Setup of job 101:
// busBridge3
module busBridge3
  (i_CLK,
   i_rst,
   i_dataRx,
   i_strobeRx,
   o_dataTx,
   i_strobeTx,
   i_strobeSync,
   o_busAddr,
   o_busData,
   i_busData,
   o_busWe,
   o_busRe,
   i_busAck  
   );
Size in the first run: roughly 1600 cells after synthesis, ~240 flip-flops, roughly 120 I/O pins, about 13000 sq um of cells after synthesis.
Settings: LEC_CHECK=0, CAP_MARGIN=40, CORE_MARGIN=2, CORE_UTILIZATION=72, CTS_CLUSTER_DIAMETER=26, CTS_CLUSTER_SIZE=30, HOLD_SLACK_MARGIN=-0.06, SLEW_MARGIN=20; clock period 3.27 ns.
run.sh (not shown) runs the stock make flow with config.mk's settings and CLKGATE_MAP_FILE=.
Job 101 did not finish: a tool error stopped it during 4_1_cts.
Here is what was changed in the inputs of job 102 compared with job 101.
Settings: TNS_END_PERCENT newly set to 5; HOLD_SLACK_MARGIN changed from -0.06 to -0.08; CTS_CLUSTER_SIZE changed from 30 to 37; CAP_MARGIN changed from 40 to 15; SETUP_SLACK_MARGIN newly set to 0.96; CTS_CLUSTER_DIAMETER removed (was 26); the clock period (ns, I/O delays scaled along) changed from 3.27 to 3.33.
[summary]
5_1_grt: job 102 exited with error. Reported for job 102 and job 101, instance tally after logic synthesis turned out identical to the last digit. Diff job 101..job 102 | share of cell area taken by muxes after synthesis | negligible. Re post-synthesis net count: no difference whatsoever between job 102 and job 101. Lower instance count after placement with tap cells included among job 102 and job 101: job 101. Between job 102 and job 101, placed wire-length estimate is higher for job 102, job 101 comes in under that. [compare] base=job 101 new=job 102: worst slack at placement saw a decrease, total cell area reported by yosys after synthesis saw little to no change.
Edits applied to the flow inputs when going from job 102 to job 103:
Settings: removing TNS_END_PERCENT (formerly 5); changing SETUP_SLACK_MARGIN from 0.96 to 0.27.
Results
- Among job 102 and job 103, the run that stopped before the end is job 102, and it is the only one.
- Job 102 terminated abnormally: 5_1_grt reported GRT-0232.
- Job 103 completed end to end; final checks failed (negative setup slack).
- Weighted congestion at the end of routability-driven global placement delta for job 103 relative to job 102: 8.7% lower
- Unique cell type count in the Yosys netlist: job 102 vs job 103 identical
- Job 103 vs job 102, number of gates resized after CTS went down by 82.
- Buffer depth of the longest clock path of job 103 is on par with job 102.
- Number of I/O pins came out exactly the same in job 102 and job 103.
- Delta (job 103 minus job 102): full die area held; clock buffer count from CTS went down; number of nets at floorplan barely changed.
- When job 103 is measured against job 102, its number of post-CTS setup repair buffers turns out 6 lower.
- The placed standard-cell area on job 103 is in line with that on job 102.
- Comparing final HPWL from detailed placement for job 102 and job 103, the bigger number came from job 102.
Input changes introduced in job 104 (baseline for comparison: job 103):
Settings: a deleted SETUP_SLACK_MARGIN that had been 0.27; a change of CORE_UTILIZATION from 72 to 40; a deleted HOLD_SLACK_MARGIN that had been -0.08; a change of CAP_MARGIN from 15 to 20; a deleted CTS_CLUSTER_SIZE that had been 37; a change of the clock period (ns, I/O delays scaled along) from 3.33 to 4.75.
--- outcome ---
- Across job 103 and job 104, a clean result was obtained everywhere but in job 103.
- Going from job 103 to job 104, the ratio of routed vias to standard cells was found to have gone down by 19%.
- Between job 103 and job 104, the flow reports total power decreasing by more than a quarter.
- Sort job 103 and job 104 by end-of-flow core utilization desc -> top: job 103
- Going from job 103 to job 104, final instance area now smaller; via count of the routed design now smaller; part of the total power dissipated in the clock network now larger; first-pass GRT wire length now smaller.
- Compared with job 103, job 104 shows a higher number of filler cells placed in the layout.

Starting RTL as in the previous note.
Settings: LEC_CHECK=0, CAP_MARGIN=20, CORE_MARGIN=2, CORE_UTILIZATION=72, CTS_CLUSTER_DIAMETER=27, CTS_CLUSTER_SIZE=37, SETUP_SLACK_MARGIN=0.52, SLEW_MARGIN=20; clock period 3.47 ns.
The first run died in global routing (GRT-0232).
Edit:
Settings changed: CORE_UTILIZATION 72 to 71, CTS_CLUSTER_DIAMETER 27 to not set, CTS_CLUSTER_SIZE 37 to 73, PLACE_DENSITY_LB_ADDON set to 0.01, SETUP_SLACK_MARGIN 0.52 to -0.16.
Clock period 3.47 ns to 1.63 ns, I/O delays scaled along.
Outcome:
- The changed run stopped in detailed placement (DPL-0033)
- die size went up by 1.4%
- synthesized area is unchanged
- synthesized cell count is unchanged
Edit:
Settings changed: CORE_UTILIZATION 71 to 72, CTS_CLUSTER_SIZE 73 to 37, PLACE_DENSITY_LB_ADDON 0.01 to not set, SETUP_SLACK_MARGIN -0.16 to not set.
Clock period 1.63 ns to 3.47 ns, I/O delays scaled along.
Now the flow produced a layout that fails on negative setup slack.
Area after synthesis does not change.
Die area goes down by about 1.3%.
Synthesized cell count is unchanged.
Edit:
Settings changed: CORE_UTILIZATION 72 to 25, CTS_CLUSTER_SIZE 37 to not set, GPL_TIMING_DRIVEN set to 0, TNS_END_PERCENT set to 5.
Clock period 3.47 ns to 5.0 ns, I/O delays scaled along.
Effect:
- Now the flow completed with no timing, DRC or antenna violations
- final cell count climbs by a quarter to a third
- die area climbs to 2.8 times its value
- via count drops by a few percent
Edit:
Settings changed: CORE_UTILIZATION 25 to 65, GPL_TIMING_DRIVEN 0 to not set, SETUP_SLACK_MARGIN set to 0.23, TNS_END_PERCENT 5 to not set.
Clock period 5.0 ns to 1.87 ns, I/O delays scaled along.
Outcome:
- The new run never finished: it broke off in clock tree synthesis on DPL-0038
- synthesized area is unchanged
- die area came out lower by well over a third
- synthesized cell count is unchanged

The RTL this note starts from:
==> flow/design.v <==
`default_nettype none
module busBridge3
  (i_CLK,
   i_rst,
   i_dataRx,
   i_strobeRx,
   o_dataTx,
   i_strobeTx,
   i_strobeSync,
   o_busAddr,
   o_busData,
   i_busData,
   o_busWe,
   o_busRe,
   i_busAck  
   );
   input wire   i_CLK;      
   input wire   i_rst;  
   input wire [7:0] i_dataRx;
   input wire 	    i_strobeRx;  
   output wire [7:0] o_dataTx;
   input wire 	     i_strobeTx;  
   input wire 	     i_strobeSync;
   output reg [31:0] o_busAddr;
   output reg [31:0] o_busData;
   input wire [31:0] i_busData;
   output reg 	     o_busWe;   
   output reg 	     o_busRe;
   input wire 	     i_busAck;
   localparam STROBE_TX_DELAY = 32'd2;  
   reg 		     pendingRead;
   reg [15:0] 	     readMargin;
   reg [15:0] 	     readMarginMin;
   reg [31:0] 	     shiftIn;
   wire [31:0] 	     nextShiftIn = {i_dataRx, shiftIn[31:8]};
   reg [31:0] 	     shiftOut;
   wire [31:0] 	     nextShiftOut = {8'd0, shiftOut[31:8]};
   assign o_dataTx = shiftOut[7:0];
   localparam STATE_IDLE = 8'd0;
   localparam STATE_ADDRINC = 8'd1;
   localparam STATE_WORDWIDTH = 8'd2;
   localparam STATE_NWORDS = 8'd3;
   localparam STATE_ADDRWRITE = 8'd4;
   localparam STATE_WRITE = 8'd5;
   localparam STATE_ADDRREAD = 8'd6;
   localparam STATE_READ = 8'd7;
   localparam STATE_MARGIN = 8'd8;
   reg [1:0] 	     nRemMinusOne;
   reg [7:0] 	     state;
   reg [31:0] 	     addr;
   reg [7:0] 	     config_addrInc;
   reg [1:0] 	     config_wordwidthMinusOne;
   reg [15:0] 	     config_nWordsMinusOne;
   reg [15:0] 	     countNWords;
   task doRead(input [31:0] newAddr, input[15:0] paramCountMinusOne);
      begin
	 o_busRe <= 1'b1;
	 o_busAddr <= newAddr;
	 pendingRead <= 1'b1;
	 addr <= newAddr + {24'd0, config_addrInc};
	 readMargin <= 16'd0;	 
	 if (paramCountMinusOne == 16'd0) begin
	    state <= STATE_IDLE;
	    nRemMinusOne <= 2'd0;		 
	    countNWords <= 16'dx;		 
	 end else begin
	    countNWords <= paramCountMinusOne - 16'd1;
	    state <= STATE_READ;
	    nRemMinusOne <= config_wordwidthMinusOne;		 
	 end
      end
   endtask   
   always @(posedge i_CLK) begin
      o_busWe <= 1'b0;
      o_busRe <= 1'b0;      
      o_busAddr <= 32'bx;      
      o_busData <= 32'bx;      
      readMargin <= (readMargin == 16'hFFFF) ? readMargin : readMargin + 16'd1;
      if (i_strobeTx) begin
	 shiftOut 	<= nextShiftOut;
	 if (pendingRead)
	   readMarginMin <= 16'd0;  
	 else
	   readMarginMin <= readMargin < readMarginMin ? readMargin : readMarginMin;  
      end
      if (i_busAck & pendingRead) begin
	 shiftOut <= i_busData;
	 pendingRead <= 1'b0;
	 readMargin <= 16'd0;
      end
      if (i_strobeRx) begin
	 shiftIn <= nextShiftIn;
	 nRemMinusOne <= nRemMinusOne - 2'd1;
	 if (nRemMinusOne == 2'd0) begin
	    case (state)
	      STATE_IDLE: begin
		 case (i_dataRx)
		   STATE_ADDRWRITE: begin
		      state <= i_dataRx; 
		      nRemMinusOne <= 2'd3;
		   end
		   STATE_WRITE: begin
		      state <= i_dataRx;
		      countNWords <= config_nWordsMinusOne;
		      nRemMinusOne <= config_wordwidthMinusOne;      
		   end
		   STATE_ADDRREAD: begin
		      state <= i_dataRx; 
		      nRemMinusOne <= 2'd3;
		   end
		   STATE_ADDRINC: begin
		      state <= i_dataRx; 
		      nRemMinusOne <= 2'd0;
		   end
		   STATE_WORDWIDTH: begin 
		      state <= i_dataRx; 
		      nRemMinusOne <= 2'd0;
		   end
		   STATE_NWORDS: begin 
		      state <= i_dataRx; 
		      nRemMinusOne <= 2'd1;
		   end
		   STATE_READ: begin
		      doRead(addr, config_nWordsMinusOne);
		   end
		   STATE_MARGIN: begin
		      state <= i_dataRx; 
		      nRemMinusOne <= 2'd0;
		      if (pendingRead) begin
			 shiftOut <= 16'd0;
			 pendingRead <= 1'b0;
		      end else begin
			 shiftOut <= (readMarginMin < STROBE_TX_DELAY) ? 32'd0 : readMarginMin - STROBE_TX_DELAY;
		      end
		      readMarginMin <= 16'hFFFF;
		   end
		   default: begin 
		      state <= STATE_IDLE;
		      nRemMinusOne <= 2'd0;
		   end
		 endcase
	      end
	      STATE_ADDRWRITE: begin 
		 addr <= nextShiftIn;
		 state <= STATE_WRITE;
		 countNWords <= config_nWordsMinusOne;
		 nRemMinusOne <= config_wordwidthMinusOne;      
	      end
	      STATE_ADDRREAD: begin
		 doRead(nextShiftIn, config_nWordsMinusOne);
	      end
	      STATE_ADDRINC: begin 
		 config_addrInc <= nextShiftIn[31:24];
		 state <= STATE_IDLE;
		 nRemMinusOne <= 2'd0;
	      end
	      STATE_WORDWIDTH: begin
		 config_wordwidthMinusOne <= nextShiftIn[31:24];
		 state <= STATE_IDLE;
		 nRemMinusOne <= 2'd0;
	      end
	      STATE_NWORDS: begin
		 config_nWordsMinusOne <= nextShiftIn[31:16];
		 state <= STATE_IDLE;
		 nRemMinusOne <= 2'd0;
	      end
	      STATE_WRITE: begin
		 o_busWe <= 1'b1;
		 o_busAddr <= addr;		 
		 case (config_wordwidthMinusOne)
		   2'd0: o_busData <= {24'd0, nextShiftIn[31:24]};		   
		   2'd1: o_busData <= {16'd0, nextShiftIn[31:16]};
		   2'd2: o_busData <= {8'd0, nextShiftIn[31:8]};
		   2'd3: o_busData <= nextShiftIn;
		 endcase
		 addr <= addr + {24'd0, config_addrInc};
		 if (countNWords == 16'd0) begin
		    state <= STATE_IDLE;
		    nRemMinusOne <= 2'd0;		 
		    countNWords <= 16'dx;		 
		 end else begin
		    countNWords <= countNWords - 16'd1;
		    nRemMinusOne <= config_wordwidthMinusOne;		 
		 end
	      end
	      STATE_READ: begin
		 doRead(addr, countNWords);
	      end
	      STATE_MARGIN: begin
		 state <= STATE_IDLE;
		 nRemMinusOne <= 2'd0;		 	      
	      end
	      default: begin
		 state <= STATE_IDLE;
		 nRemMinusOne <= 2'd0;		 	      
	      end
	    endcase
	 end  
      end  
      if (i_strobeSync) begin
	 state <= STATE_IDLE;
	 nRemMinusOne <= 2'd0;
	 pendingRead <= 1'b0;	 
      end
      if (i_rst) begin
	 o_busWe <= 1'b0;
	 o_busRe <= 1'b0;
	 o_busAddr <= 32'd0;
	 pendingRead <= 1'b0;
	 readMargin <= 16'hFFFF;
	 readMarginMin <= 16'hFFFF;
	 shiftIn <= 32'd0;
	 shiftOut <= 32'd0;
	 nRemMinusOne <= 2'd0;
	 state <= STATE_IDLE;
	 addr <= 32'd0;
	 config_addrInc <= 8'd1;
	 config_wordwidthMinusOne <= 2'd3;
	 config_nWordsMinusOne <= 16'd0;
	 countNWords <= 16'd0;
      end
   end   
endmodule
export LEC_CHECK = 0
export CAP_MARGIN = 20
export CORE_MARGIN = 2
export CORE_UTILIZATION = 45
export SLEW_MARGIN = 20
create_clock -name core_clock -period 4.75 [get_ports {i_CLK}]
Change:
- CORE_UTILIZATION: 45 -> 57
- clock period: 4.75 -> 2.84 ns (I/O delays scaled with it)
Effect:
- Now the flow completed, yet does not pass: negative setup slack
- via count is higher by a little under a tenth
- hold slack loses 51 ps
- register-to-register slack loses 880 ps
- setup slack loses 880 ps
- global-route usage is higher by 7.3 points
No activity file was given, so power comes from the tool's default toggle rates.
